## design.v

```verilog
module seg7 (in,out);
	input wire [3:0] in;
	output reg [7:0] out;
	wire [1:0] wire_part;
	reg [5:0] reg_part;
	assign wire_part[1] = 1; 
	assign wire_part[0] = (in[3]&in[2]&(~in[1])&(~in[0])) | ((~in[3])&in[2]&in[1]&in[0]) | ((~in[3])&(~in[2])&(~in[1]));
	always @ (in[3:0]) begin
		case ({in[3],in[2],in[1],in[0]})
			4'b0000: begin
				reg_part = 6'b000000;
				out = {wire_part,reg_part};
			end
			4'b0001: begin
				reg_part = 6'b111001;
				out = {wire_part,reg_part};
			end
			4'b0010: begin
				reg_part = 6'b100100;
				out = {wire_part,reg_part};
			end
			4'b0011: begin
				reg_part = 6'b110000;
				out = {wire_part,reg_part};
			end
			4'b0100: begin
				reg_part = 6'b011001;
				out = {wire_part,reg_part};
			end
			4'b0101: begin
				reg_part = 6'b010010;
				out = {wire_part,reg_part};
			end
			4'b0110: begin
				reg_part = 6'b000010;
				out = {wire_part,reg_part};
			end
			4'b0111: begin
				reg_part = 6'b111000;
				out = {wire_part,reg_part};
			end
			4'b1000: begin
				reg_part = 6'b000000;
				out = {wire_part,reg_part};
			end
			4'b1001: begin
				reg_part = 6'b011000;
				out = {wire_part,reg_part};
			end
			4'b1010: begin
				reg_part = 6'b001000;
				out = {wire_part,reg_part};
			end
			4'b1011: begin
				reg_part = 6'b000011;
				out = {wire_part,reg_part};
			end
			4'b1100: begin
				reg_part = 6'b000110;
				out = {wire_part,reg_part};
			end
			4'b1101: begin
				reg_part = 6'b100001;
				out = {wire_part,reg_part};
			end
			4'b1110: begin
				reg_part = 6'b000110;
				out = {wire_part,reg_part};
			end
			4'b1111: begin
				reg_part = 6'b001110;
				out = {wire_part,reg_part};
			end
		endcase
	end
endmodule
module BCDconvert (bin, nothing, sign, hunBCD, tenBCD, oneBCD);
	input [9:0] bin;
	input [0:0] nothing;
	output reg [7:0] hunBCD, tenBCD, oneBCD;
	output reg [7:0] sign;
	wire [21:0] word;
	reg [21:0] bin2shift;
	reg [9:0] posbin;
	reg [3:0] hun, ten, one;
	wire [7:0] hunD, tenD, oneD;
	assign word = {4'b0000, 4'b0000, 4'b0000, posbin};
	seg7 a0 (.in(one), .out(oneD));
	seg7 a1 (.in(ten), .out(tenD));
	seg7 a2 (.in(hun), .out(hunD));
	always @(*) begin
		posbin = 10'd0;
		bin2shift = 22'd0;
		one = 4'd0;
		ten = 4'd0;
		hun = 4'd0;
		if (! nothing) begin
			if (bin[9] == 1'b1) begin
				sign = 8'b10111111;
				posbin = -bin;
			end else begin
				posbin = bin;
				sign = 8'd255;
			end
			bin2shift = word;
			if (bin2shift[21:18] >= 4'd5) 
				bin2shift[21:18] = bin2shift[21:18] + 4'd3;
			if (bin2shift[17:14] >= 4'd5)
				bin2shift[17:14] = bin2shift[17:14] + 4'd3;
			if (bin2shift[13:10] >= 4'd5)
				bin2shift[13:10] = bin2shift[13:10] + 4'd3;
			bin2shift = bin2shift << 1;
			if (bin2shift[21:18] >= 4'd5) 
				bin2shift[21:18] = bin2shift[21:18] + 4'd3;
			if (bin2shift[17:14] >= 4'd5)
				bin2shift[17:14] = bin2shift[17:14] + 4'd3;
			if (bin2shift[13:10] >= 4'd5)
				bin2shift[13:10] = bin2shift[13:10] + 4'd3;
			bin2shift = bin2shift << 1;
			if (bin2shift[21:18] >= 4'd5) 
				bin2shift[21:18] = bin2shift[21:18] + 4'd3;
			if (bin2shift[17:14] >= 4'd5)
				bin2shift[17:14] = bin2shift[17:14] + 4'd3;
			if (bin2shift[13:10] >= 4'd5)
				bin2shift[13:10] = bin2shift[13:10] + 4'd3;
			bin2shift = bin2shift << 1;
			if (bin2shift[21:18] >= 4'd5) 
				bin2shift[21:18] = bin2shift[21:18] + 4'd3;
			if (bin2shift[17:14] >= 4'd5)
				bin2shift[17:14] = bin2shift[17:14] + 4'd3;
			if (bin2shift[13:10] >= 4'd5)
				bin2shift[13:10] = bin2shift[13:10] + 4'd3;
			bin2shift = bin2shift << 1;
			if (bin2shift[21:18] >= 4'd5) 
				bin2shift[21:18] = bin2shift[21:18] + 4'd3;
			if (bin2shift[17:14] >= 4'd5)
				bin2shift[17:14] = bin2shift[17:14] + 4'd3;
			if (bin2shift[13:10] >= 4'd5)
				bin2shift[13:10] = bin2shift[13:10] + 4'd3;
			bin2shift = bin2shift << 1;
			if (bin2shift[21:18] >= 4'd5) 
				bin2shift[21:18] = bin2shift[21:18] + 4'd3;
			if (bin2shift[17:14] >= 4'd5)
				bin2shift[17:14] = bin2shift[17:14] + 4'd3;
			if (bin2shift[13:10] >= 4'd5)
				bin2shift[13:10] = bin2shift[13:10] + 4'd3;
			bin2shift = bin2shift << 1;
			if (bin2shift[21:18] >= 4'd5) 
				bin2shift[21:18] = bin2shift[21:18] + 4'd3;
			if (bin2shift[17:14] >= 4'd5)
				bin2shift[17:14] = bin2shift[17:14] + 4'd3;
			if (bin2shift[13:10] >= 4'd5)
				bin2shift[13:10] = bin2shift[13:10] + 4'd3;
			bin2shift = bin2shift << 1;
			if (bin2shift[21:18] >= 4'd5) 
				bin2shift[21:18] = bin2shift[21:18] + 4'd3;
			if (bin2shift[17:14] >= 4'd5)
				bin2shift[17:14] = bin2shift[17:14] + 4'd3;
			if (bin2shift[13:10] >= 4'd5)
				bin2shift[13:10] = bin2shift[13:10] + 4'd3;
			bin2shift = bin2shift << 1;
			if (bin2shift[21:18] >= 4'd5) 
				bin2shift[21:18] = bin2shift[21:18] + 4'd3;
			if (bin2shift[17:14] >= 4'd5)
				bin2shift[17:14] = bin2shift[17:14] + 4'd3;
			if (bin2shift[13:10] >= 4'd5)
				bin2shift[13:10] = bin2shift[13:10] + 4'd3;
			bin2shift = bin2shift << 1;
			if (bin2shift[21:18] >= 4'd5) 
				bin2shift[21:18] = bin2shift[21:18] + 4'd3;
			if (bin2shift[17:14] >= 4'd5)
				bin2shift[17:14] = bin2shift[17:14] + 4'd3;
			if (bin2shift[13:10] >= 4'd5)
				bin2shift[13:10] = bin2shift[13:10] + 4'd3;
			bin2shift = bin2shift << 1;
			one = bin2shift[13:10];
			ten = bin2shift[17:14];
			hun = bin2shift[21:18];
			hunBCD = hunD;
			tenBCD = tenD;
			oneBCD = oneD;
		end
		else begin
			 sign = 8'b10111111;
			 hunBCD = 8'b10111111;
			 tenBCD = 8'b10111111;
			 oneBCD = 8'b10111111;
	   end
	end
endmodule
module ram( clock, address, data_out);
	input clock;
	input [7:0] address;  
	output reg [11:0] data_out;
	reg [11:0] mem[255:0];
	initial begin
		mem[0]    = 12'b0010_0100_0111;
		mem[1]    = 12'b0010_0100_0111;
		mem[2]    = 12'b0010_0100_0111;
		mem[3]    = 12'b0010_0100_0111;
		mem[4]    = 12'b0010_0100_0111;
		mem[5]    = 12'b0010_0100_0111;
		mem[6]    = 12'b0010_0100_0111;
		mem[7]    = 12'b0010_0100_0111;
		mem[8]    = 12'b0010_0100_0111;
		mem[9]    = 12'b0010_0100_0111;
		mem[10]    = 12'b0010_0100_0111;
		mem[11]    = 12'b0010_0100_0111;
		mem[12]    = 12'b0010_0100_0111;
		mem[13]    = 12'b0010_0100_0111;
		mem[14]    = 12'b0010_0100_0111;
		mem[15]    = 12'b0010_0100_0111;
		mem[16]    = 12'b0010_0100_0111;
		mem[17]    = 12'b0010_0100_0111;
		mem[18]    = 12'b0010_0100_0111;
		mem[19]    = 12'b0010_0100_0111;
		mem[20]    = 12'b0010_0100_0111;
		mem[21]    = 12'b0010_0100_0111;
		mem[22]    = 12'b0010_0100_0111;
		mem[23]    = 12'b0010_0100_0111;
		mem[24]    = 12'b0010_0100_0111;
		mem[25]    = 12'b0010_0100_0111;
		mem[26]    = 12'b0010_0100_0111;
		mem[27]    = 12'b0010_0100_0111;
		mem[28]    = 12'b0010_0100_0111;
		mem[29]    = 12'b0010_0100_0111;
		mem[30]    = 12'b0010_0100_0111;
		mem[31]    = 12'b0010_0100_0111;
		mem[32]    = 12'b0010_0100_0111;
		mem[33]    = 12'b0010_0100_0111;
		mem[34]    = 12'b0010_0100_0111;
		mem[35]    = 12'b0010_0100_0111;
		mem[36]    = 12'b0010_0100_0111;
		mem[37]    = 12'b0010_0100_0111;
		mem[38]    = 12'b0010_0100_0111;
		mem[39]    = 12'b0010_0100_0111;
		mem[40]    = 12'b0010_0100_0111;
		mem[41]    = 12'b0010_0100_0111;
		mem[42]    = 12'b0010_0100_0111;
		mem[43]    = 12'b0010_0100_0111;
		mem[44]    = 12'b0010_0100_0111;
		mem[45]    = 12'b0010_0100_0111;
		mem[46]    = 12'b0010_0100_0111;
		mem[47]    = 12'b0010_0100_0111;
		mem[48]    = 12'b0010_0100_0111;
		mem[49]    = 12'b0010_0100_0111;
		mem[50]    = 12'b0010_0100_0111;
		mem[51]    = 12'b0010_0100_0111;
		mem[52]    = 12'b0010_0100_0111;
		mem[53]    = 12'b0010_0100_0111;
		mem[54]    = 12'b0010_0100_0111;
		mem[55]    = 12'b0010_0100_0111;
		mem[56]    = 12'b0010_0100_0111;
		mem[57]    = 12'b0010_0100_0111;
		mem[58]    = 12'b0010_0100_0111;
		mem[59]    = 12'b0010_0100_0111;
		mem[60]    = 12'b0010_0100_0111;
		mem[61]    = 12'b0010_0100_0111;
		mem[62]    = 12'b0010_0100_0111;
		mem[63]    = 12'b0010_0100_0111;
		mem[64]    = 12'b1000_1000_1000;
		mem[65]    = 12'b1000_1000_1000;
		mem[66]    = 12'b1000_1000_1000;
		mem[67]    = 12'b1000_1000_1000;
		mem[68]    = 12'b1000_1000_1000;
		mem[69]    = 12'b1000_1000_1000;
		mem[70]    = 12'b0010_0100_0111;
		mem[71]    = 12'b0010_0100_0111;
		mem[72]    = 12'b0010_0100_0111;
		mem[73]    = 12'b0010_0100_0111;
		mem[74]    = 12'b1000_1000_1000;
		mem[75]    = 12'b1000_1000_1000;
		mem[76]    = 12'b1000_1000_1000;
		mem[77]    = 12'b1000_1000_1000;
		mem[78]    = 12'b1000_1000_1000;
		mem[79]    = 12'b1000_1000_1000;
		mem[80]    = 12'b1000_1000_1000;
		mem[81]    = 12'b1000_1000_1000;
		mem[82]    = 12'b1000_1000_1000;
		mem[83]    = 12'b1000_1000_1000;
		mem[84]    = 12'b1000_1000_1000;
		mem[85]    = 12'b1000_1000_1000;
		mem[86]    = 12'b0010_0100_0111;
		mem[87]    = 12'b0010_0100_0111;
		mem[88]    = 12'b0010_0100_0111;
		mem[89]    = 12'b0010_0100_0111;
		mem[90]    = 12'b1000_1000_1000;
		mem[91]    = 12'b1000_1000_1000;
		mem[92]    = 12'b1000_1000_1000;
		mem[93]    = 12'b1000_1000_1000;
		mem[94]    = 12'b1000_1000_1000;
		mem[95]    = 12'b1000_1000_1000;
		mem[96]    = 12'b1000_1000_1000;
		mem[97]    = 12'b1000_1000_1000;
		mem[98]    = 12'b1000_1000_1000;
		mem[99]    = 12'b1000_1000_1000;
		mem[100]    = 12'b1000_1000_1000;
		mem[101]    = 12'b1000_1000_1000;
		mem[102]    = 12'b0010_0100_0111;
		mem[103]    = 12'b0010_0100_0111;
		mem[104]    = 12'b0010_0100_0111;
		mem[105]    = 12'b0010_0100_0111;
		mem[106]    = 12'b1000_1000_1000;
		mem[107]    = 12'b1000_1000_1000;
		mem[108]    = 12'b1000_1000_1000;
		mem[109]    = 12'b1000_1000_1000;
		mem[110]    = 12'b1000_1000_1000;
		mem[111]    = 12'b1000_1000_1000;
		mem[112]    = 12'b1000_1000_1000;
		mem[113]    = 12'b1000_1000_1000;
		mem[114]    = 12'b1000_1000_1000;
		mem[115]    = 12'b1000_1000_1000;
		mem[116]    = 12'b1000_1000_1000;
		mem[117]    = 12'b1000_1000_1000;
		mem[118]    = 12'b0010_0100_0111;
		mem[119]    = 12'b0010_0100_0111;
		mem[120]    = 12'b0010_0100_0111;
		mem[121]    = 12'b0010_0100_0111;
		mem[122]    = 12'b1000_1000_1000;
		mem[123]    = 12'b1000_1000_1000;
		mem[124]    = 12'b1000_1000_1000;
		mem[125]    = 12'b1000_1000_1000;
		mem[126]    = 12'b1000_1000_1000;
		mem[127]    = 12'b1000_1000_1000;
		mem[128]    = 12'b1000_1000_1000;
		mem[129]    = 12'b1000_1000_1000;
		mem[130]    = 12'b1000_1000_1000;
		mem[131]    = 12'b1000_1000_1000;
		mem[132]    = 12'b1000_1000_1000;
		mem[133]    = 12'b1000_1000_1000;
		mem[134]    = 12'b0010_0100_0111;
		mem[135]    = 12'b0010_0100_0111;
		mem[136]    = 12'b0010_0100_0111;
		mem[137]    = 12'b0010_0100_0111;
		mem[138]    = 12'b1000_1000_1000;
		mem[139]    = 12'b1000_1000_1000;
		mem[140]    = 12'b1000_1000_1000;
		mem[141]    = 12'b1000_1000_1000;
		mem[142]    = 12'b1000_1000_1000;
		mem[143]    = 12'b1000_1000_1000;
		mem[144]    = 12'b1000_1000_1000;
		mem[145]    = 12'b1000_1000_1000;
		mem[146]    = 12'b1000_1000_1000;
		mem[147]    = 12'b1000_1000_1000;
		mem[148]    = 12'b1000_1000_1000;
		mem[149]    = 12'b1000_1000_1000;
		mem[150]    = 12'b0010_0100_0111;
		mem[151]    = 12'b0010_0100_0111;
		mem[152]    = 12'b0010_0100_0111;
		mem[153]    = 12'b0010_0100_0111;
		mem[154]    = 12'b1000_1000_1000;
		mem[155]    = 12'b1000_1000_1000;
		mem[156]    = 12'b1000_1000_1000;
		mem[157]    = 12'b1000_1000_1000;
		mem[158]    = 12'b1000_1000_1000;
		mem[159]    = 12'b1000_1000_1000;
		mem[160]    = 12'b1000_1000_1000;
		mem[161]    = 12'b1000_1000_1000;
		mem[162]    = 12'b1000_1000_1000;
		mem[163]    = 12'b1000_1000_1000;
		mem[164]    = 12'b1000_1000_1000;
		mem[165]    = 12'b1000_1000_1000;
		mem[166]    = 12'b0010_0100_0111;
		mem[167]    = 12'b0010_0100_0111;
		mem[168]    = 12'b0010_0100_0111;
		mem[169]    = 12'b0010_0100_0111;
		mem[170]    = 12'b1000_1000_1000;
		mem[171]    = 12'b1000_1000_1000;
		mem[172]    = 12'b1000_1000_1000;
		mem[173]    = 12'b1000_1000_1000;
		mem[174]    = 12'b1000_1000_1000;
		mem[175]    = 12'b1000_1000_1000;
		mem[176]    = 12'b1000_1000_1000;
		mem[177]    = 12'b1000_1000_1000;
		mem[178]    = 12'b1000_1000_1000;
		mem[179]    = 12'b1000_1000_1000;
		mem[180]    = 12'b1000_1000_1000;
		mem[181]    = 12'b1000_1000_1000;
		mem[182]    = 12'b0010_0100_0111;
		mem[183]    = 12'b0010_0100_0111;
		mem[184]    = 12'b0010_0100_0111;
		mem[185]    = 12'b0010_0100_0111;
		mem[186]    = 12'b1000_1000_1000;
		mem[187]    = 12'b1000_1000_1000;
		mem[188]    = 12'b1000_1000_1000;
		mem[189]    = 12'b1000_1000_1000;
		mem[190]    = 12'b1000_1000_1000;
		mem[191]    = 12'b1000_1000_1000;
		mem[192]    = 12'b0010_0100_0111;
		mem[193]    = 12'b0010_0100_0111;
		mem[194]    = 12'b0010_0100_0111;
		mem[195]    = 12'b0010_0100_0111;
		mem[196]    = 12'b0010_0100_0111;
		mem[197]    = 12'b0010_0100_0111;
		mem[198]    = 12'b0010_0100_0111;
		mem[199]    = 12'b0010_0100_0111;
		mem[200]    = 12'b0010_0100_0111;
		mem[201]    = 12'b0010_0100_0111;
		mem[202]    = 12'b1000_1000_1000;
		mem[203]    = 12'b1000_1000_1000;
		mem[204]    = 12'b1000_1000_1000;
		mem[205]    = 12'b1000_1000_1000;
		mem[206]    = 12'b1000_1000_1000;
		mem[207]    = 12'b1000_1000_1000;
		mem[208]    = 12'b0010_0100_0111;
		mem[209]    = 12'b0010_0100_0111;
		mem[210]    = 12'b0010_0100_0111;
		mem[211]    = 12'b0010_0100_0111;
		mem[212]    = 12'b0010_0100_0111;
		mem[213]    = 12'b0010_0100_0111;
		mem[214]    = 12'b0010_0100_0111;
		mem[215]    = 12'b0010_0100_0111;
		mem[216]    = 12'b0010_0100_0111;
		mem[217]    = 12'b0010_0100_0111;
		mem[218]    = 12'b1000_1000_1000;
		mem[219]    = 12'b1000_1000_1000;
		mem[220]    = 12'b1000_1000_1000;
		mem[221]    = 12'b1000_1000_1000;
		mem[222]    = 12'b1000_1000_1000;
		mem[223]    = 12'b1000_1000_1000;
		mem[224]    = 12'b0010_0100_0111;
		mem[225]    = 12'b0010_0100_0111;
		mem[226]    = 12'b0010_0100_0111;
		mem[227]    = 12'b0010_0100_0111;
		mem[228]    = 12'b0010_0100_0111;
		mem[229]    = 12'b0010_0100_0111;
		mem[230]    = 12'b0010_0100_0111;
		mem[231]    = 12'b0010_0100_0111;
		mem[232]    = 12'b0010_0100_0111;
		mem[233]    = 12'b0010_0100_0111;
		mem[234]    = 12'b1000_1000_1000;
		mem[235]    = 12'b1000_1000_1000;
		mem[236]    = 12'b1000_1000_1000;
		mem[237]    = 12'b1000_1000_1000;
		mem[238]    = 12'b1000_1000_1000;
		mem[239]    = 12'b1000_1000_1000;
		mem[240]    = 12'b0010_0100_0111;
		mem[241]    = 12'b0010_0100_0111;
		mem[242]    = 12'b0010_0100_0111;
		mem[243]    = 12'b0010_0100_0111;
		mem[244]    = 12'b0010_0100_0111;
		mem[245]    = 12'b0010_0100_0111;
		mem[246]    = 12'b0010_0100_0111;
		mem[247]    = 12'b0010_0100_0111;
		mem[248]    = 12'b0010_0100_0111;
		mem[249]    = 12'b0010_0100_0111;
		mem[250]    = 12'b1000_1000_1000;
		mem[251]    = 12'b1000_1000_1000;
		mem[252]    = 12'b1000_1000_1000;
		mem[253]    = 12'b1000_1000_1000;
		mem[254]    = 12'b1000_1000_1000;
		mem[255]    = 12'b1000_1000_1000;
	end
	always @(posedge clock) begin
		data_out <= mem[address];  
	end
endmodule 
module vga_controller (pixel_clk, reset_n, h_sync, v_sync, disp_ena, column, row);
	input pixel_clk;
	input reset_n;
	output reg h_sync;
	output reg v_sync;
	output reg disp_ena;
	output reg [9:0] column;
	output reg [9:0] row;
	reg  [9:0] h_count, v_count;
	wire [9:0] h_next, v_next;
	assign h_next = (h_count < 10'd799) ? h_count + 10'd1 : 10'd0;
	assign v_next = (h_count < 10'd799) ? v_count :
	                ((v_count < 10'd524) ? v_count + 10'd1 : 10'd0);
	always @(posedge pixel_clk) begin
		if (!reset_n) begin
			h_count  <= 10'd0;
			v_count  <= 10'd0;
			h_sync   <= 1'b1;
			v_sync   <= 1'b1;
			disp_ena <= 1'b0;
			column   <= 10'd0;
			row      <= 10'd0;
		end else begin
			h_count <= h_next;
			v_count <= v_next;
			h_sync  <= (h_next < 10'd656) || (h_next >= 10'd752);
			v_sync  <= (v_next < 10'd490) || (v_next >= 10'd492);
			if (h_next < 10'd640) column <= h_next;
			if (v_next < 10'd480) row    <= v_next;
			disp_ena <= (h_next < 10'd640) && (v_next < 10'd480);
		end
	end
endmodule
module smoothFilter (clock, reset_n, enable, select, data_x, data_update, smooth_out);
	input clock;
	input reset_n;
	input enable;
	input [1:0] select;
	input [15:0] data_x;
	input [0:0] data_update;
	output reg [32:0] smooth_out;
	reg [32:0] sum;
	reg [32:0] smooth_c, smooth_hold;
	reg [255:0] shiftreg, shiftreg_c;
	always @(posedge clock) begin
		if (!reset_n) begin
			shiftreg    <= 256'd0;
			smooth_hold <= 33'd0;
		end else begin
			shiftreg <= shiftreg_c;
			if (enable == 1'b0)
				smooth_hold <= smooth_c;
		end
	end
	always @(*) begin
	   if (data_update) begin
			shiftreg_c = (shiftreg << 16) + {240'd0, data_x}; 
		end
		else begin
			shiftreg_c = shiftreg;
		end
	end
	always @(*) begin
		sum = 33'd0;
		case (select) 
			2'b00: smooth_c = shiftreg[15:0]; 
			2'b01: begin 
				sum = shiftreg[15:0] + shiftreg[31:16];
				smooth_c = sum >> 1; end
			2'b10: begin
				sum = shiftreg[15:0] + shiftreg[31:16] + shiftreg[47:32] + shiftreg[63:48];
				smooth_c = sum >> 2; end
			default: begin
				sum = shiftreg[15:0] + shiftreg[31:16] + shiftreg[47:32] + shiftreg[63:48]
						+ shiftreg[79:64] + shiftreg[95:80] + shiftreg[111:96] + shiftreg[127:112]
						+ shiftreg[143:128] + shiftreg[159:144] + shiftreg[175:160] + shiftreg[191:176]
						+ shiftreg[207:192] + shiftreg[223:208] + shiftreg[239:224] + shiftreg[255:240];
				smooth_c = sum >> 4; end
		endcase
		if (enable == 1'b0)
			smooth_out = smooth_c;
		else
			smooth_out = smooth_hold;
	end
endmodule
module accel_display(
	input 		          		clk,         
	input 		          		reset_n,
	input 		     [1:0]		SW,
	input 		          		data_update,
	input 		     [15:0]		data_x,
	input 		     [15:0]		data_y,
	output		     [7:0]		HEX0,
	output		     [7:0]		HEX1,
	output		     [7:0]		HEX2,
	output		     [7:0]		HEX3,
	output		reg  [3:0]		VGA_B,
	output		reg  [3:0]		VGA_G,
	output		reg          	VGA_HS,
	output		reg  [3:0]		VGA_R,
	output		reg          	VGA_VS
);
	wire [32:0] smooth_outx, smooth_outy;
	reg  [9:0] pixel_x1, pixel_x2; 
	wire [9:0] x1, x2;
	reg  [9:0] pixel_y1, pixel_y2;
	wire [9:0] y1, y2;
	reg  [7:0] addr;
	wire [11:0] colors;
	reg  [0:0] en;
	reg  [0:0] en_q;
	reg  [9:0] count;
	wire [9:0]  col, row;
	reg  [3:0]   red, green, blue;
	wire  h_sync, v_sync;
	wire  disp_ena;
	smoothFilter x_axis (.clock(clk), .reset_n(reset_n), .enable(VGA_HS), .select(SW[1:0]), .data_x(data_x), 
	                     .data_update(data_update), .smooth_out(smooth_outx));
	smoothFilter y_axis (.clock(clk), .reset_n(reset_n), .enable(VGA_VS), .select(SW[1:0]), .data_x(data_y), 
	                     .data_update(data_update), .smooth_out(smooth_outy));
	BCDconvert BCD_x (.bin(count), .nothing(1'b0), .sign(HEX3), 
	                  .hunBCD(HEX2), .tenBCD(HEX1), .oneBCD(HEX0));
	always @(posedge clk) begin
		if (disp_ena == 1'b1) begin
			VGA_R <= red;
			VGA_B <= blue;
			VGA_G <= green;
		end else begin
			VGA_R <= 4'd0;
			VGA_B <= 4'd0;
			VGA_G <= 4'd0;
		end
		VGA_HS <= h_sync;
		VGA_VS <= v_sync;
	end
	vga_controller control (.pixel_clk(clk), .reset_n(reset_n), .h_sync (h_sync),
                           .v_sync(v_sync), .disp_ena(disp_ena), .column(col), .row(row));
	ram  memory (.clock(clk), .address(addr) , .data_out(colors));
	assign x1 = 10'd311 + smooth_outx[9:0];
	assign x2 = 10'd326 + smooth_outx[9:0];
	assign y1 = 10'd231 + smooth_outy[9:0];
	assign y2 = 10'd246 + smooth_outy[9:0];
	always @(*) begin 
		pixel_x1 = x1;
		pixel_x2 = x2;
	end
	always @(*) begin
		if (y1[9] == 1'b1) begin
			pixel_y1 = 10'd0;
			pixel_y2 = 10'd15;
		end
		else if (y2 >= 10'd479) begin
			pixel_y1 = 10'd464;
			pixel_y2 = 10'd479;
		end
		else begin
			pixel_y1 = y1;
			pixel_y2 = y2;
		end
	end
	always @(posedge clk) begin
		if (!reset_n) begin
			en_q  <= 1'b0;
			count <= 10'd0;
		end else begin
			en_q <= en;
			if (en && !en_q)
				count <= count + 10'd1;
		end
	end
	always @(*) begin
		addr = (row[9:0] - pixel_y1)*16 + (col[9:0] - pixel_x1);
		en   = (pixel_y1 == 10'd0 || pixel_y2 == 10'd479 || pixel_x1 == 10'd55 || pixel_x2 == 10'b1000110000);
	   if ( (col[9:0] >= pixel_x1) && (col[9:0] <= pixel_x2) && (row[9:0] >= pixel_y1 ) && (row[9:0] <= pixel_y2) ) begin
			red     = colors [11:8]; 
			green   = colors [7:4];
			blue    = colors [3:0];
		end
		else begin                                                                             
			if (en) begin
				red     = 4'hf;  
				green   = 4'h0;
				blue    = 4'h0;
			end else begin
				red     = 4'h0;  
				green   = 4'h0;
				blue    = 4'h0;
			end
		end
	end
endmodule
```

## constraint.sdc

```tcl
create_clock -name core_clock -period 10.1 [get_ports {clk}]
set_input_delay 2.0200 -clock core_clock [delete_from_list [all_inputs] [get_ports {clk}]]
set_output_delay 2.0200 -clock core_clock [all_outputs]
set_load 0.01 [all_outputs]
```

## run.sh

```bash
#!/bin/bash
# the make line also repeats each setting of config.mk as NAME=value (left out here)
make -C /OpenROAD-flow-scripts/flow DESIGN_CONFIG=/design/flow/config.mk WORK_HOME=/design/flow/orfs CLKGATE_MAP_FILE= finish
```

## config.mk

```make
export PLATFORM = sky130hd
export DESIGN_NAME = accel_display
export DESIGN_NICKNAME = accel_display
export VERILOG_FILES = /design/flow/design.v
export SDC_FILE = /design/flow/constraint.sdc
export NUM_CORES = 4
export LEC_CHECK = 0
export ABC_AREA = 1
export CAP_MARGIN = 20
export CORE_MARGIN = 2
export CORE_UTILIZATION = 70
export CTS_CLUSTER_SIZE = 40
export PLACE_DENSITY = 0.64
export SETUP_SLACK_MARGIN = 1.39
export SLEW_MARGIN = 20
```

==> results.txt, run 1 <==
Result of the run - stopped before the end
Stage at which the flow ended - global routing
First logged error message - [ERROR GRT-0232] Routing congestion too high. Check the congestion heatmap in the GUI.
Dominant comb cell - adder cells
Congestion Overflow GR - 544
All-layer global routing usage - 77.95%
Core outline area - 49050 um^2
Count of port buffers added during placement - 66
Synth cell count leaders - nor2_1, inv_1, dfxtp_1
Cell row count - 81
Post-place instance area - 37310 um^2
Clock root buffer - clkbuf_16
Hold-fix buffer count after cts - 0
Worst slack, placed - -0.4946 ns
Dominant Register Cell - dfxtp_1
Number of warning messages in the yosys log - 6
Level count of the clock H-tree - 2
Die outline width - 227.3 um
Ports placed on the boundary - 83
Most frequent cell after synthesis - nor2_1
Dominant cells by area after synthesis - dfxtp_1, fa_1, nor2_1
Area share of and-or/or-and cells after synthesis - 13.01%
Post-detail-place hpwl - 53120 um
Fraction of synthesis flops using an asynchronous set or reset pin - 0%
Area of the synthesized netlist per yosys stat - 34900 um^2
Die height - 227.3 um
Synth area leader - dfxtp_1
Yosys reg bits - 531
Synthesized area divided by synthesized cell count - 7.774 um^2
Post-Synthesis Cell Area - 34900 um^2
Portion of the post-synthesis area used by sequential elements - 30.46%
Floorplan-stage core utilization - 71.14%
Post-synthesis instance total - 4489
Number of buffers created by CTS - 56
Routability-driven placement congestion ratio - 0.9076
CTS max path bufs - 3
# clock sinks - 531
Post-synth EDFFs - 0
XOR Share, Synth - 2.958%
Area fraction in full adders, half adders and majority gates - 23.28%
Mux share - 0%
Synth top area share - 30.46%
Number of cell instances after yosys synthesis - 4489
AND/OR/NAND/NOR Cells, Area Fraction - 20.58%
Post-synth cell types - 69
Total die size - 51650 um^2
## through the flow
stage | hold WS, ns | setup TNS, ns | instances
floorplan | 0.3096 | 0 | 4500
global placement | 0.3131 | -1.125 | 5206
detailed placement | 0.3222 | -2.463 | 5206
CTS | 0.3341 | -0.5132 | 5499
## routing by layer
metal,global-route usage (%),GRT overflow
met5,53.04,5
met4,67.51,112
met3,68.66,84
met2,90.87,267
met1,79.33,76
## timing repair
item                                    in CTS
buffers inserted                           190
hold endpoints to repair                     0
endpoints found under the setup margin      39
pin swaps                                  158
gates resized                              382
==> inputs of run 2 (changes only) <==
ABC_AREA = 0   (was 1)
CAP_MARGIN = 30   (was 20)
CELL_PAD_IN_SITES_DETAIL_PLACEMENT = 2   (was not set)
CELL_PAD_IN_SITES_GLOBAL_PLACEMENT = 0   (was not set)
CORE_ASPECT_RATIO = 1.19   (was not set)
CORE_MARGIN = 3   (was 2)
CORE_UTILIZATION = 26   (was 70)
CTS_CLUSTER_SIZE = 96   (was 40)
GPL_ROUTABILITY_DRIVEN = 1   (was not set)
GPL_TIMING_DRIVEN = 0   (was not set)
MAX_ROUTING_LAYER = met5   (was not set)
PLACE_DENSITY = not set   (was 0.64)
PLACE_DENSITY_LB_ADDON = 0.08   (was not set)
SETUP_SLACK_MARGIN = -1.12   (was 1.39)
SLEW_MARGIN = 15   (was 20)
TNS_END_PERCENT = 35   (was not set)
clock period = 15.5 ns   (was 10.1 ns; I/O delays follow)
==> run 2 against run 1 <==
The run now finishes clean. Synthesized cell count down 20%. Area after synthesis is 0.90% lower. Die area grew to 2.7 times the previous value.
==> results.txt, run 2 <==
Routability-driven placement congestion ratio - 0.7974 (-12%)
Portion of the post-synthesis area used by sequential elements - 30.74% (+0.28 points)
Hold path endpoint - VGA_HS$_DFF_P_
Via density per instance - 4.567
Required time reported for the critical path endpoint - 12.40 ns
Worst setup EP type - primary output
Critical register-to-register path startpoint - y_axis.shiftreg[1]$_SDFFE_PN0P_
Peak per-stage delay on the critical path - 0.63 ns
Fraction of synthesis flops using an asynchronous set or reset pin - 0% (unchanged)
Number of max-cap violations - 0
Clock latency on the worst-skew pair - 0.63 ns
Area of the synthesized netlist per yosys stat - 34580 um^2 (-0.90%)
Total number of warnings across the stage logs - 51
Hold-fix buffer count after cts - 0 (unchanged)
Setup CP Type - reg -> out
Dominant cells by area after synthesis - dfxtp_1, fa_1, mux2i_1
Crit path buf inv count - 7
Most frequent cell on the critical path - ha_1
Core occupancy in the finished layout - 30.51%
Yosys reg bits - 531 (unchanged)
Critical path capture point - HEX2[1]
CP Launch Type - flip-flop
AND/OR/NAND/NOR Cells, Area Fraction - 11.40% (-9.2 points)
Via count of the first global-routing pass - 28570
Ports placed on the boundary - 83 (unchanged)
Met2 WL post-DR - 60090 um
Congestion Overflow GR - 0
Synth top area share - 30.74% (+0.28 points)
Tightest slew margin relative to the limit - 32.08%
Post-Synthesis Cell Area - 34580 um^2 (-0.90%)
Mux share - 14.44% (+14 points)
Seq. cell area - 10630 um^2
Via count - 25530
Clock transition time at the flip-flop clock pins of the worst setup and hold paths - 0.06 ns
Avg WL per Cell - 20.63 um
Cell row count - 145 (+79%)
Area fraction in full adders, half adders and majority gates - 23.53% (+0.24 points)
Final routed DRC violation total - 0
All-layer global routing usage - 16.95%
Top Metal Used - met4
Level count of the clock H-tree - 3 (+1)
CTS max path bufs - 3 (unchanged)
Critical-path cell with the highest stage delay - mux2i_1
Post-place instance area - 37880 um^2 (+1.5%)
Total non-filler cell area in the finished layout - 40180 um^2
Final setup skew - 0.03336 ns
Number of warning messages in the yosys log - 6 (unchanged)
XOR Share, Synth - 4.635% (+1.7 points)
Number of antenna violations at the first check in global routing - 3
Sum Neg Setup Slack - 0 ns
Pre-Repair DR Iteration Count - 5
Routed WL - 115300 um
Arrival time reported for the critical path endpoint - 11.73 ns
Synthesized area divided by synthesized cell count - 9.619 um^2 (+24%)
Number of nets in the final layout - 4280
Worst path setup slack after routing - 0.6744 ns
Pin count of the biggest net entering global routing - 13
Initial detailed-routing violation count - 712
Number of buffers created by CTS - 66 (+18%)
Post-CTS sizing - 0 (-100%)
Final count of negative-setup-slack endpoints - 0
Highest net fanout along the worst path - 10
# clock sinks - 531 (unchanged)
Routed metal-1 wire length - 50710 um
Setup Buffers After CTS - 0 (-100%)
End of the worst register-to-register path - memory.data_out[9]$_DFF_P_
Floorplan-stage core utilization - 26.25% (-45 points)
Post-detail-place hpwl - 94130 um (+77%)
DR WL met3 - 2236 um
Die outline width - 340.3 um (+50%)
Logic depth of the worst setup path including buffers - 48
Core outline area - 131700 um^2 (+170%)
Synth cell count leaders - nor2_1, dfxtp_1, mux2i_1
Area share of and-or/or-and cells after synthesis - 8.242% (-4.8 points)
Reg2Reg Depth - 48
Class of the tightest hold or removal check - reg -> reg
Final hold vios - 0
Post-synth cell types - 113 (+64%)
Min cycle time layout - 14.83 ns
Fill cell instance count of the final layout - 14820
Slew at the pin closest to its max-slew limit - 1.019 ns
Clock root buffer - clkbuf_16
Area growth syn-to-layout - 16.21%
Worst hold path depth - 0
First-pass GRT wire length - 177900 um
Delay-heaviest family, CP - simple AND/OR/NAND/NOR gates
Reg-to-reg setup timing slack - 2.10 ns
Post-synth EDFFs - 0 (unchanged)
Fin Hold WS - 0.3271 ns
Post-synthesis instance total - 3595 (-20%)
Critical path launch point - count[0]$_SDFFE_PN0P_
Fmax achieved - 67.45 MHz
Worst slack, placed - 1.081 ns (+1.575 ns)
Count of port buffers added during placement - 65 (-1.5%)
Final slew viol count - 0
Result of the run - timing/DRC/antenna clean
Dominant Register Cell - dfxtp_1
Dominant comb cell - adder cells
Die height - 403.8 um (+78%)
Total die size - 137400 um^2 (+170%)
Min-Delay Startpoint - control.h_sync$_SDFF_PN1_
TritonCTS clock tree - yes
Number of routed nets with antenna violations - 0
Synth area leader - dfxtp_1
Most frequent cell after synthesis - nor2_1
Post-layout period usage - 95.65%
Number of cell instances after yosys synthesis - 3595 (-20%)
Area of the multi-input gates - 21580 um^2
[run 2: metal layers]
layer,track usage [%],vias to the layer above
met1,20.84,13070
met5,0,-
met2,31.61,238
met4,4.277,0
li1,-,12130
met3,1.465,96
[run 2: area by class of cell]
cell class	instances	area share (%)
Antenna cell	2	0.01245
Buffer	158	1.712
Clock buffer	93	4.845
Clock inverter	24	0.7317
Inverter	462	4.315
Multi-Input combinational cell	2455	53.71
Sequential cell	531	26.45
Tap cell	1764	5.492
Timing Repair Buffer	102	2.724
[run 2: through the flow]
| step | cells |
|---|---|
| floorplan | 3606 |
| global placement | 5435 |
| detailed placement | 5466 |
| CTS | 5583 |
| global route | 5589 |
| finish | 5591 |
==> inputs of run 3 (changes only) <==
ABC_AREA = not set   (was 0)
CAP_MARGIN = 5   (was 30)
CELL_PAD_IN_SITES_DETAIL_PLACEMENT = not set   (was 2)
CELL_PAD_IN_SITES_GLOBAL_PLACEMENT = not set   (was 0)
CORE_ASPECT_RATIO = 0.73   (was 1.19)
CORE_MARGIN = 2   (was 3)
CORE_UTILIZATION = 72   (was 26)
CTS_CLUSTER_SIZE = 100   (was 96)
GPL_ROUTABILITY_DRIVEN = not set   (was 1)
GPL_TIMING_DRIVEN = not set   (was 0)
MAX_ROUTING_LAYER = not set   (was met5)
PLACE_DENSITY_LB_ADDON = not set   (was 0.08)
SETUP_SLACK_MARGIN = 3.52   (was -1.12)
SLEW_MARGIN = 20   (was 15)
TNS_END_PERCENT = not set   (was 35)
clock period = 13.9 ns   (was 15.5 ns; I/O delays follow)
==> run 3 against run 2 <==
Highest routed layer is now met5. Hold slack better by 0.0059 ns. Sequential share of layout area decreased by 0.11 points. Largest cell class unchanged. Via count rose by 2.5%. Global-route usage grew 15 points. Clock skew rose by 0.0012 ns. Area after synthesis is the same. Utilization rose by 55 points. Clock-buffer cell count down 27. Sequential cell count unchanged.
==> results.txt, run 3 <==
AND/OR/NAND/NOR Cells, Area Fraction - 11.40% (unchanged)
Dominant Register Cell - dfxtp_1
Clock root buffer - clkbuf_16
Clock transition time at the flip-flop clock pins of the worst setup and hold paths - 0.07 ns (about the same)
Critical register-to-register path startpoint - y_axis.shiftreg[0]$_SDFFE_PN0P_
Level count of the clock H-tree - 2 (-1)
Tightest slew margin relative to the limit - 12.71% (-19 points)
Delay-heaviest family, CP - simple AND/OR/NAND/NOR gates
Slew at the pin closest to its max-slew limit - 1.305 ns (+0.2858 ns)
Setup CP Type - reg -> out
Number of buffers created by CTS - 50 (-24%)
Post-layout period usage - 87.24% (-8.4 points)
Final routed DRC violation total - 0 (unchanged)
Worst hold path depth - 0 (unchanged)
CP Launch Type - flip-flop
Total die size - 49820 um^2 (-64%)
Highest net fanout along the worst path - 7 (-3)
Number of routed nets with antenna violations - 0 (unchanged)
Area share of and-or/or-and cells after synthesis - 8.242% (unchanged)
Number of warning messages in the yosys log - 6 (unchanged)
TritonCTS clock tree - yes
Worst setup EP type - primary output
End of the worst register-to-register path - memory.data_out[9]$_DFF_P_
Mux share - 14.44% (unchanged)
All-layer global routing usage - 32.34% (+15 points)
Routed WL - 84280 um (-27%)
Result of the run - timing/DRC/antenna clean
Synth top area share - 30.74% (unchanged)
Required time reported for the critical path endpoint - 11.12 ns (-1.28 ns)
Min cycle time layout - 12.13 ns
Area of the synthesized netlist per yosys stat - 34580 um^2 (unchanged)
Crit path buf inv count - 11 (+4)
Final slew viol count - 0 (unchanged)
Ports placed on the boundary - 83 (unchanged)
Critical path capture point - HEX2[0]
XOR Share, Synth - 4.635% (unchanged)
Number of cell instances after yosys synthesis - 3595 (unchanged)
Pin count of the biggest net entering global routing - 242 (+229)
Post-Synthesis Cell Area - 34580 um^2 (unchanged)
Most frequent cell after synthesis - nor2_1
Hold path endpoint - VGA_HS$_DFF_P_
RSZ-0062 raised after global routing - true
Peak per-stage delay on the critical path - 0.79 ns (+0.16 ns)
Post-synthesis instance total - 3595 (unchanged)
Logic depth of the worst setup path including buffers - 48 (unchanged)
Worst path setup slack after routing - 1.774 ns (+1.100 ns)
Initial detailed-routing violation count - 2068 (+190%)
Final setup skew - 0.03460 ns (+0.001244 ns)
Final antenna diode count - 0 (-2)
Yosys reg bits - 531 (unchanged)
Synth area leader - dfxtp_1
Number of max-cap violations - 0 (unchanged)
Via density per instance - 5.951 (+30%)
Critical path launch point - count[0]$_SDFFE_PN0P_
Sum Neg Setup Slack - 0 ns (unchanged)
Via count of the first global-routing pass - 26000 (-9.0%)
Total number of warnings across the stage logs - 63 (+24%)
Worst slack, placed - 1.112 ns (+0.03132 ns)
Critical-path cell with the highest stage delay - xor2_1
Most frequent cell on the critical path - nand2b_4
# clock sinks - 531 (unchanged)
Synth cell count leaders - nor2_1, dfxtp_1, mux2i_1
Die outline width - 260.5 um (-23%)
Reg-to-reg setup timing slack - 2.58 ns (+0.48 ns)
Routability-driven placement congestion ratio - 0.9012 (+13%)
Final hold vios - 0 (unchanged)
First-pass GRT wire length - 130500 um (-27%)
Synthesized area divided by synthesized cell count - 9.619 um^2 (unchanged)
Dominant comb cell - adder cells
Floorplan-stage core utilization - 73.10% (+47 points)
Final count of negative-setup-slack endpoints - 0 (unchanged)
Class of the tightest hold or removal check - reg -> reg
Core occupancy in the finished layout - 85.53% (+55 points)
Core outline area - 47310 um^2 (-64%)
Clock latency on the worst-skew pair - 0.62 ns (about the same)
Die height - 191.2 um (-53%)
Fin Hold WS - 0.3330 ns (+0.005900 ns)
Post-synth cell types - 113 (unchanged)
Area fraction in full adders, half adders and majority gates - 23.53% (unchanged)
Min-Delay Startpoint - control.h_sync$_SDFF_PN1_
Number of antenna violations at the first check in global routing - 1 (-2)
Pre-Repair DR Iteration Count - 8 (+3)
Congestion Overflow GR - 0 (unchanged)
Area growth syn-to-layout - 17.00%
Reg2Reg Depth - 46 (-4.2%)
Post-synth EDFFs - 0 (unchanged)
Post-detail-place hpwl - 53310 um (-43%)
Portion of the post-synthesis area used by sequential elements - 30.74% (unchanged)
Fraction of synthesis flops using an asynchronous set or reset pin - 0% (unchanged)
CTS max path bufs - 3 (unchanged)
Dominant cells by area after synthesis - dfxtp_1, fa_1, mux2i_1
Fmax achieved - 82.47 MHz
Number of nets in the final layout - 4232 (-1.1%)
Cell row count - 68 (-53%)
Avg WL per Cell - 19.16 um (-7.1%)
Count of port buffers added during placement - 66 (+1.5%)
Arrival time reported for the critical path endpoint - 9.35 ns (-2.38 ns)
Via count - 26180 (+2.5%)
==> run 3: timing repair <==
action                                  CTS  global route
gates resized                           325           135
endpoints found under the hold margin     0             0
endpoints found under the setup margin   39            39
hold buffers                              0             0
cloned                                    1             0
pin swaps                               126            99
setup buffers                            99            46
==> run 3: metrics by stage <==
step,cells,area [um^2]
floorplan,3606,34980
global placement,4159,35890
detailed placement,4159,35890
CTS,4352,39400
global route,4399,40460
finish,4399,40460
==> run 3: cell type report <==
class	instances	area (um^2)
timing repair buffer	228	1968
sequential	531	10660
clock buffer	66	1444
clock inverter	27	334.1
tap	630	788.3
fill	2471	6845
inverter	462	1749
multi-input combinational	2455	23520
==> run 3: routing by layer <==
metal  track usage [%]  share of wire, %  vias to the layer above
met5                 0             0.015                        -
met4             9.209               3.8                        2
met3             5.290               6.2                      258
met2             52.50                47                      879
met1             45.05                43                    12970
li1                  -                 -                    12070
==> inputs of run 4 (changes only) <==
ABC_AREA = 1   (was not set)
CAP_MARGIN = 20   (was 5)
CORE_ASPECT_RATIO = not set   (was 0.73)
CORE_UTILIZATION = 71   (was 72)
CTS_CLUSTER_SIZE = 72   (was 100)
PLACE_DENSITY = 0.6   (was not set)
SETUP_SLACK_MARGIN = not set   (was 3.52)
clock period = 9.1 ns   (was 13.9 ns; I/O delays follow)
==> run 4 against run 3 <==
Synthesized cell count increased by 25%. Die area increased by 2.2%. Area after synthesis increased by 0.91%. The run now fails in global routing.
==> results.txt, run 4 <==
Result of the run - stopped before the end
Stage at which the flow ended - global routing
First logged error message - [ERROR GRT-0232] Routing congestion too high. Check the congestion heatmap in the GUI.
Number of warning messages in the yosys log - 6 (unchanged)
AND/OR/NAND/NOR Cells, Area Fraction - 20.58% (+9.2 points)
# clock sinks - 531 (unchanged)
XOR Share, Synth - 2.958% (-1.7 points)
Dominant Register Cell - dfxtp_1
Number of buffers created by CTS - 56 (+12%)
Ports placed on the boundary - 83 (unchanged)
Area fraction in full adders, half adders and majority gates - 23.28% (-0.24 points)
Number of cell instances after yosys synthesis - 4489 (+25%)
Most frequent cell after synthesis - nor2_1
Portion of the post-synthesis area used by sequential elements - 30.46% (-0.28 points)
Synth area leader - dfxtp_1
Floorplan-stage core utilization - 71.58% (-1.5 points)
Cell row count - 81 (+19%)
Post-Synthesis Cell Area - 34900 um^2 (+0.91%)
Post-detail-place hpwl - 56130 um (+5.3%)
Routability-driven placement congestion ratio - 0.9212 (+2.2%)
Area share of and-or/or-and cells after synthesis - 13.01% (+4.8 points)
Core outline area - 48750 um^2 (+3.0%)
Clock root buffer - clkbuf_16
Synth cell count leaders - nor2_1, inv_1, dfxtp_1
All-layer global routing usage - 74.43%
Yosys reg bits - 531 (unchanged)
Post-synth EDFFs - 0 (unchanged)
Mux share - 0% (-14 points)
Die height - 225.7 um (+18%)
Dominant comb cell - adder cells
Placed Instances - 5458 (+31%)
Total die size - 50940 um^2 (+2.2%)
Synthesized area divided by synthesized cell count - 7.774 um^2 (-19%)
Die outline width - 225.7 um (-13%)
Dominant cells by area after synthesis - dfxtp_1, fa_1, nor2_1
Area of the synthesized netlist per yosys stat - 34900 um^2 (+0.91%)
Count of port buffers added during placement - 66 (unchanged)
Post-synthesis instance total - 4489 (+25%)
Fraction of synthesis flops using an asynchronous set or reset pin - 0% (unchanged)
Congestion Overflow GR - 305
Hold-fix buffer count after cts - 0 (unchanged)
CTS max path bufs - 3 (unchanged)
Level count of the clock H-tree - 2 (unchanged)
Post-synth cell types - 69 (-39%)
Synth top area share - 30.46% (-0.28 points)
run 4: per-stage QoR:
step                area, um^2  setup WS [ns]  setup TNS, ns  hold WS (ns)
CTS                      42490         -1.114         -7.797        0.3212
detailed placement       38960         -1.203         -19.72        0.3138
global placement         38960         -1.022         -14.03        0.3097
floorplan                35150        -0.5359         -1.021        0.3096
run 4: what timing repair did:
item                       in CTS
setup endpoints to repair      39
pin swaps                     166
gates resized                 326
setup buffers                 116
gates cloned                    1
run 4: routing by layer:
layer | overflow | track usage [%]
met3 | 44 | 61.40
met4 | 73 | 62.49
met2 | 137 | 89.14
met5 | 1 | 46.04
met1 | 50 | 77.64
==> inputs of run 5 (changes only) <==
CORE_UTILIZATION = 40   (was 71)
CTS_CLUSTER_DIAMETER = 59   (was not set)
CTS_CLUSTER_SIZE = not set   (was 72)
GPL_ROUTABILITY_DRIVEN = 0   (was not set)
GPL_TIMING_DRIVEN = 0   (was not set)
MAX_ROUTING_LAYER = met4   (was not set)
SETUP_SLACK_MARGIN = 0.77   (was not set)
clock period = 26.6 ns   (was 9.1 ns; I/O delays follow)
==> run 5 against run 4 <==
The run now finishes clean. Area after synthesis stayed put. Die area is 76% higher. Synthesized cell count stayed put.
==> results.txt, run 5 <==
Result of the run - timing/DRC/antenna clean
Worst hold path depth - 0
Area of the synthesized netlist per yosys stat - 34900 um^2 (unchanged)
Arrival time reported for the critical path endpoint - 9.31 ns
Pin count of the biggest net entering global routing - 15
Critical register-to-register path startpoint - y_axis.shiftreg[0]$_SDFFE_PN0P_
CTS max path bufs - 3 (unchanged)
End of the worst register-to-register path - memory.data_out[9]$_DFF_P_
Via count of the first global-routing pass - 27750
Class of the tightest hold or removal check - reg -> reg
Worst setup EP type - primary output
Area growth syn-to-layout - 12.14%
Critical-path cell with the highest stage delay - clkdlybuf4s50_1
Number of cell instances after yosys synthesis - 4489 (unchanged)
Tightest slew margin relative to the limit - 17.55%
Highest net fanout along the worst path - 10
Number of warning messages in the yosys log - 6 (unchanged)
Final count of negative-setup-slack endpoints - 0
Placed Instances - 5717 (+4.7%)
Number of nets in the final layout - 5134
Reg-to-reg setup timing slack - 14.84 ns
Area share of and-or/or-and cells after synthesis - 13.01% (unchanged)
Synthesized area divided by synthesized cell count - 7.774 um^2 (unchanged)
Min cycle time layout - 14.63 ns
Post-place instance area - 37000 um^2 (-5.0%)
Cell row count - 108 (+33%)
TritonCTS clock tree - yes
Number of buffers created by CTS - 66 (+18%)
Number of routed nets with antenna violations - 0
Yosys reg bits - 531 (unchanged)
Routed metal-1 wire length - 47940 um
Slew at the pin closest to its max-slew limit - 1.237 ns
Core outline area - 86620 um^2 (+78%)
Post-synthesis instance total - 4489 (unchanged)
Dominant cells by area after synthesis - dfxtp_1, fa_1, nor2_1
# clock sinks - 531 (unchanged)
All-layer global routing usage - 22.82%
Die height - 299.4 um (+33%)
Via density per instance - 4.909
Clock latency on the worst-skew pair - 0.63 ns
Most frequent cell after synthesis - nor2_1
Synth top area share - 30.46% (unchanged)
Min-Delay Startpoint - control.v_sync$_SDFF_PN1_
Fmax achieved - 68.36 MHz
Total die size - 89620 um^2 (+76%)
Total non-filler cell area in the finished layout - 39130 um^2
Most frequent cell on the critical path - inv_1
Logic depth of the worst setup path including buffers - 69
Peak per-stage delay on the critical path - 0.53 ns
Post-synth EDFFs - 0 (unchanged)
Core occupancy in the finished layout - 45.18%
Area fraction in full adders, half adders and majority gates - 23.28% (unchanged)
Final slew viol count - 0
CP Launch Type - flip-flop
Ports placed on the boundary - 83 (unchanged)
Initial detailed-routing violation count - 2082
Level count of the clock H-tree - 3 (+1)
Total number of warnings across the stage logs - 51
Hold-fix buffer count after cts - 0 (unchanged)
Post-detail-place hpwl - 78440 um (+40%)
Avg WL per Cell - 16.78 um
Top Metal Used - met4
Clock root buffer - clkbuf_16
Required time reported for the critical path endpoint - 21.28 ns
Hold path endpoint - VGA_VS$_DFF_P_
RSZ-0062 raised after global routing - false
Post-Synthesis Cell Area - 34900 um^2 (unchanged)
Sum Neg Setup Slack - 0 ns
AND/OR/NAND/NOR Cells, Area Fraction - 20.58% (unchanged)
Mux share - 0% (unchanged)
Critical path capture point - HEX2[3]
Die outline width - 299.4 um (+33%)
Synth area leader - dfxtp_1
Clock transition time at the flip-flop clock pins of the worst setup and hold paths - 0.05 ns
Number of antenna violations at the first check in global routing - 1
Final setup skew - 0.03010 ns
Post-synth cell types - 69 (unchanged)
Dominant Register Cell - dfxtp_1
Count of port buffers added during placement - 62 (-6.1%)
XOR Share, Synth - 2.958% (unchanged)
Routed WL - 97850 um
Final routed DRC violation total - 0
Fill cell instance count of the final layout - 8715
Congestion Overflow GR - 0
Critical path launch point - count[0]$_SDFFE_PN0P_
Final Instance Count excl. Fillers - 5833
Synth cell count leaders - nor2_1, inv_1, dfxtp_1
Setup CP Type - reg -> out
Floorplan-stage core utilization - 40.29% (-31 points)
DR WL met3 - 6955 um
Pre-Repair DR Iteration Count - 6
Fraction of synthesis flops using an asynchronous set or reset pin - 0% (unchanged)
Reg2Reg Depth - 55
Post-layout period usage - 55.00%
Dominant comb cell - adder cells
Final hold vios - 0
Via count - 28640
Number of max-cap violations - 0
Setup Buffers After CTS - 0 (-100%)
Delay-heaviest family, CP - simple AND/OR/NAND/NOR gates
Post-CTS sizing - 0 (-100%)
Crit path buf inv count - 19
Portion of the post-synthesis area used by sequential elements - 30.46% (unchanged)
Met2 WL post-DR - 41050 um
First-pass GRT wire length - 156700 um
-- run 5: cell type report --
| type | instances | area [um^2] | area share (%) |
|---|---|---|---|
| inverters | 674 | 2537 | 6.484 |
| clock buffers | 91 | 1867 | 4.770 |
| diodes | 1 | 2.502 | 0.006395 |
| flip-flops and latches | 531 | 10630 | 27.16 |
| multi-input cells | 3104 | 20930 | 53.48 |
| clock inverters | 24 | 260.3 | 0.6650 |
| repair buffers | 62 | 620.6 | 1.586 |
| well taps | 1155 | 1445 | 3.693 |
| plain buffers | 191 | 843.3 | 2.155 |
-- run 5: per-layer routing --
metal	vias to the layer above	global-route usage, %
met2	712	33.27
met1	13390	32.56
met3	118	4.682
met5	-	-
li1	14410	-
met4	0	4.929
-- run 5: per-stage QoR --
step | hold WS, ns | setup WS (ns)
3_5_place_dp | 0.3132 | 12.59
4_1_cts | 0.3278 | 11.90
2_1_floorplan | 0.3096 | 13.91
3_3_place_gp | 0.3118 | 12.74
6_report | 0.3246 | 11.97
5_1_grt | 0.3462 | 11.05
==> inputs of run 6 (changes only) <==
GPL_TIMING_DRIVEN = not set   (was 0)
MAX_ROUTING_LAYER = not set   (was met4)
clock period = 20.0 ns   (was 26.6 ns; I/O delays follow)
==> run 6 against run 5 <==
First-iteration DRC count fell by 11%. Via count fell by 5.0%. Area after synthesis did not move. Register-to-register slack got worse by 6.9 ns. Hold slack improved by 0.0019 ns. Utilization fell by 0.48 points. Clock-buffer cell count fell by 2. Sequential share of layout area rose by 0.29 points.
==> results.txt, run 6 <==
Result of the run - timing/DRC/antenna clean
Area of the synthesized netlist per yosys stat - 34900 um^2 (unchanged)
Post-detail-place hpwl - 53820 um (-31%)
Synthesized area divided by synthesized cell count - 7.774 um^2 (unchanged)
M2 GR Usage - 27.24% (-6.0 points)
Number of buffers created by CTS - 67 (+1.5%)
Tightest slew margin relative to the limit - 22.66% (+5.1 points)
Post-Synthesis Cell Area - 34900 um^2 (unchanged)
Post-synthesis instance total - 4489 (unchanged)
Cell row count - 108 (unchanged)
Synth top area share - 30.46% (unchanged)
Worst hold path depth - 0 (unchanged)
Fraction of synthesis flops using an asynchronous set or reset pin - 0% (unchanged)
Worst setup EP type - primary output
Die height - 299.4 um (unchanged)
Fmax achieved - 74.53 MHz
Fin Hold WS - 0.3265 ns (+0.001911 ns)
Pin count of the biggest net entering global routing - 198 (+183)
Peak per-stage delay on the critical path - 0.67 ns (+0.14 ns)
Dominant cells by area after synthesis - dfxtp_1, fa_1, nor2_1
Sum Neg Setup Slack - 0 ns (unchanged)
Synth area leader - dfxtp_1
Critical register-to-register path startpoint - y_axis.shiftreg[0]$_SDFFE_PN0P_
CTS max path bufs - 3 (unchanged)
Number of warning messages in the yosys log - 6 (unchanged)
Level count of the clock H-tree - 3 (unchanged)
Synth cell count leaders - nor2_1, inv_1, dfxtp_1
Clock latency on the worst-skew pair - 0.62 ns (about the same)
# clock sinks - 531 (unchanged)
Via count - 27220 (-5.0%)
Core outline area - 86620 um^2 (unchanged)
Area share of and-or/or-and cells after synthesis - 13.01% (unchanged)
Total die size - 89620 um^2 (unchanged)
Clock transition time at the flip-flop clock pins of the worst setup and hold paths - 0.06 ns (about the same)
All-layer global routing usage - 17.39% (-5.4 points)
Via density per instance - 4.808 (-2.1%)
Reg2Reg Depth - 55 (unchanged)
CP Launch Type - flip-flop
Reg-to-reg setup timing slack - 7.95 ns (-6.89 ns)
Final antenna diode count - 0 (-1)
Final routed DRC violation total - 0 (unchanged)
Die outline width - 299.4 um (unchanged)
Min-Delay Startpoint - control.v_sync$_SDFF_PN1_
Setup Buffers After CTS - 0 (unchanged)
Post-CTS sizing - 0 (unchanged)
Critical path launch point - count[0]$_SDFFE_PN0P_
Number of routed nets with antenna violations - 0 (unchanged)
Final count of negative-setup-slack endpoints - 0 (unchanged)
Count of port buffers added during placement - 66 (+6.5%)
TritonCTS clock tree - yes
End of the worst register-to-register path - memory.data_out[9]$_DFF_P_
Class of the tightest hold or removal check - reg -> reg
Arrival time reported for the critical path endpoint - 9.42 ns (+0.11 ns)
Via count of the first global-routing pass - 26300 (-5.2%)
Hold path endpoint - VGA_VS$_DFF_P_
Total number of warnings across the stage logs - 67 (+31%)
Number of nets in the final layout - 4959 (-3.4%)
Most frequent cell on the critical path - inv_1
Number of cell instances after yosys synthesis - 4489 (unchanged)
Post-synth EDFFs - 0 (unchanged)
Final setup skew - 0.02425 ns (-0.005844 ns)
Total non-filler cell area in the finished layout - 38710 um^2 (-1.1%)
Avg WL per Cell - 13.45 um (-20%)
Post-place instance area - 36310 um^2 (-1.9%)
Congestion Overflow GR - 0 (unchanged)
Hold-fix buffer count after cts - 0 (unchanged)
Area growth syn-to-layout - 10.94%
Critical-path cell with the highest stage delay - dfxtp_1
Number of max-cap violations - 0 (unchanged)
First-pass GRT wire length - 130500 um (-17%)
Clock root buffer - clkbuf_16
Fill cell instance count of the final layout - 8594 (-1.4%)
Required time reported for the critical path endpoint - 16.00 ns (-5.28 ns)
XOR Share, Synth - 2.958% (unchanged)
Dominant Register Cell - dfxtp_1
Area fraction in full adders, half adders and majority gates - 23.28% (unchanged)
Post-synth cell types - 69 (unchanged)
Slew at the pin closest to its max-slew limit - 1.160 ns (-0.07677 ns)
Min cycle time layout - 13.42 ns
Setup CP Type - reg -> out
Routed WL - 76150 um (-22%)
Final slew viol count - 0 (unchanged)
Met1 usage - 25.30% (-7.3 points)
Logic depth of the worst setup path including buffers - 64 (-7.2%)
Floorplan-stage core utilization - 40.29% (unchanged)
Crit path buf inv count - 15 (-4)
Initial detailed-routing violation count - 1853 (-11%)
Ports placed on the boundary - 83 (unchanged)
Most frequent cell after synthesis - nor2_1
Portion of the post-synthesis area used by sequential elements - 30.46% (unchanged)
AND/OR/NAND/NOR Cells, Area Fraction - 20.58% (unchanged)
Dominant comb cell - adder cells
Delay-heaviest family, CP - simple AND/OR/NAND/NOR gates
Critical path capture point - HEX1[0]
RSZ-0062 raised after global routing - false
Highest net fanout along the worst path - 11 (+1)
GR Util met3 - 2.580% (-2.1 points)
Final hold vios - 0 (unchanged)
Post-layout period usage - 67.08% (+12 points)
Yosys reg bits - 531 (unchanged)
Most Crowded Layer GR - met2
Number of antenna violations at the first check in global routing - 1 (unchanged)
Pre-Repair DR Iteration Count - 6 (unchanged)
Mux share - 0% (unchanged)
run 6: per-stage QoR:
stage | instances | worst slack, ns | utilization, %
after CTS | 5661 | 6.446 | 44.69
after global placement | 5541 | 7.234 | 41.92
after detailed placement | 5541 | 7.157 | 41.92
after global routing | 5661 | 5.568 | 44.69
final | 5661 | 6.583 | 44.69
after floorplan | 4500 | 8.635 | -
run 6: layout make-up:
class,count,area [um^2],area share (%)
well taps,1155,1445,3.733
inverters,674,2545,6.574
flip-flops and latches,531,10630,27.46
repair buffers,77,773.2,1.997
clock buffers,89,1933,4.993
multi-input cells,3104,20930,54.05
clock inverters,31,460.4,1.189
run 6: layer usage:
| layer | part of all wire [%] | wire, um |
|---|---|---|
| met1 | 50 | 37860 |
| met5 | 0 | 0 |
| met2 | 44 | 33240 |
| met3 | 4.9 | 3720 |
| met4 | 1.7 | 1329 |
==> inputs of run 7 (changes only) <==
CORE_UTILIZATION = 70   (was 40)
CTS_CLUSTER_DIAMETER = not set   (was 59)
CTS_CLUSTER_SIZE = 40   (was not set)
GPL_ROUTABILITY_DRIVEN = not set   (was 0)
SETUP_SLACK_MARGIN = -0.64   (was 0.77)
clock period = 9.02 ns   (was 20.0 ns; I/O delays follow)
==> run 7 against run 6 <==
Now fails the layout checks on setup timing. Critical path depth down 7. Die area down 42%. Sequential cell count unchanged. Sequential share of layout area down 3.0 points. Synthesized cell count unchanged. Setup slack worse by 8.3 ns. Register-to-register slack worse by 9.7 ns. Hold slack better by 0.013 ns. Utilization up 44 points. Area after synthesis unchanged. Cell count up 0.65%. Critical path type is now reg -> reg. Highest routed layer unchanged.
==> results.txt, run 7 <==
All-layer global routing usage - 33.76% (+16 points)
Congestion Overflow GR - 0 (unchanged)
Class of the tightest hold or removal check - reg -> reg
Worst hold path depth - 0 (unchanged)
Clock transition time at the flip-flop clock pins of the worst setup and hold paths - 0.06 ns (about the same)
Number of max-cap violations - 0 (unchanged)
Pre-Repair DR Iteration Count - 14 (+8)
Number of antenna violations at the first check in global routing - 0 (-1)
Most frequent cell on the critical path - nand2_1
Critical path launch point - y_axis.shiftreg[1]$_SDFFE_PN0P_
Number of warning messages in the yosys log - 6 (unchanged)
Setup CP Type - reg -> reg
Reg-to-reg setup timing slack - -1.73 ns (-9.68 ns)
Via count - 32480 (+19%)
Floorplan-stage core utilization - 71.14% (+31 points)
Initial detailed-routing violation count - 2921 (+58%)
Fmax achieved - 93.02 MHz
XOR Share, Synth - 2.958% (unchanged)
Number of cell instances after yosys synthesis - 4489 (unchanged)
Core outline area - 49050 um^2 (-43%)
Number of buffers created by CTS - 57 (-15%)
Area share of and-or/or-and cells after synthesis - 13.01% (unchanged)
Critical path capture point - memory.data_out[9]$_DFF_P_
Final antenna diode count - 0 (unchanged)
Fraction of synthesis flops using an asynchronous set or reset pin - 0% (unchanged)
Synth cell count leaders - nor2_1, inv_1, dfxtp_1
CTS max path bufs - 3 (unchanged)
Post-synth EDFFs - 0 (unchanged)
Critical-path cell with the highest stage delay - fa_1
Final slew viol count - 0 (unchanged)
First-pass GRT wire length - 142900 um (+9.4%)
Post-place instance area - 39090 um^2 (+7.6%)
Avg WL per Cell - 17.13 um (+27%)
Number of routed nets with antenna violations - 0 (unchanged)
Via count of the first global-routing pass - 30930 (+18%)
RSZ-0062 raised after global routing - true
Failing Checks - setup timing
Required time reported for the critical path endpoint - 9.53 ns (-6.47 ns)
Highest net fanout along the worst path - 5 (-6)
# clock sinks - 531 (unchanged)
Final setup skew - 0.03057 ns (+0.006322 ns)
Area fraction in full adders, half adders and majority gates - 23.28% (unchanged)
Result of the run - complete, but fails checks
Final count of negative-setup-slack endpoints - 39 (+39)
Area growth syn-to-layout - 24.52%
Post-layout period usage - 119.2% (+52 points)
Portion of the post-synthesis area used by sequential elements - 30.46% (unchanged)
Cell row count - 81 (-25%)
Logic depth of the worst setup path including buffers - 57 (-11%)
Synthesized area divided by synthesized cell count - 7.774 um^2 (unchanged)
Worst path setup slack after routing - -1.730 ns (-8.313 ns)
Final routed DRC violation total - 0 (unchanged)
Die outline width - 227.3 um (-24%)
Dominant comb cell - adder cells
Total non-filler cell area in the finished layout - 43450 um^2 (+12%)
Worst setup EP type - flip-flop
Dominant Register Cell - dfxtp_1
Clock root buffer - clkbuf_16
Total number of warnings across the stage logs - 70 (+4.5%)
Tightest slew margin relative to the limit - 11.26% (-11 points)
Die height - 227.3 um (-24%)
run 7: layout make-up:
| type | count | area (um^2) |
|---|---|---|
| clock buffers | 76 | 1639 |
| multi-input cells | 3105 | 22470 |
| clock inverters | 32 | 462.9 |
| well taps | 664 | 830.8 |
| inverters | 674 | 2562 |
| flip-flops and latches | 531 | 10650 |
| fillers | 2540 | 5598 |
| repair buffers | 616 | 4843 |
run 7: routing by layer:
layer | GRT usage, % | vias to the layer above | routed length [um]
met4 | 13.20 | 0 | 5104
met2 | 58.74 | 1485 | 48090
li1 | - | 15110 | -
met1 | 43.08 | 15440 | 37810
met3 | 4.066 | 444 | 6622
met5 | 0 | - | 0
run 7: metrics by stage:
stage | cells | setup slack [ns]
final | 5698 | -1.730
after global routing | 5698 | -2.049
after CTS | 5651 | -1.266
after detailed placement | 5478 | -1.446
after global placement | 5478 | -1.177
after floorplan | 4500 | -0.6818
run 7: repair_timing:
| action | in CTS | in global routing |
|---|---|---|
| endpoints found under the hold margin | 0 | 0 |
| endpoints found under the setup margin | 28 | 39 |
| pin swaps | 125 | 160 |
| setup buffers | 70 | 57 |
| cloned | 0 | 1 |
| gates resized | 187 | 240 |
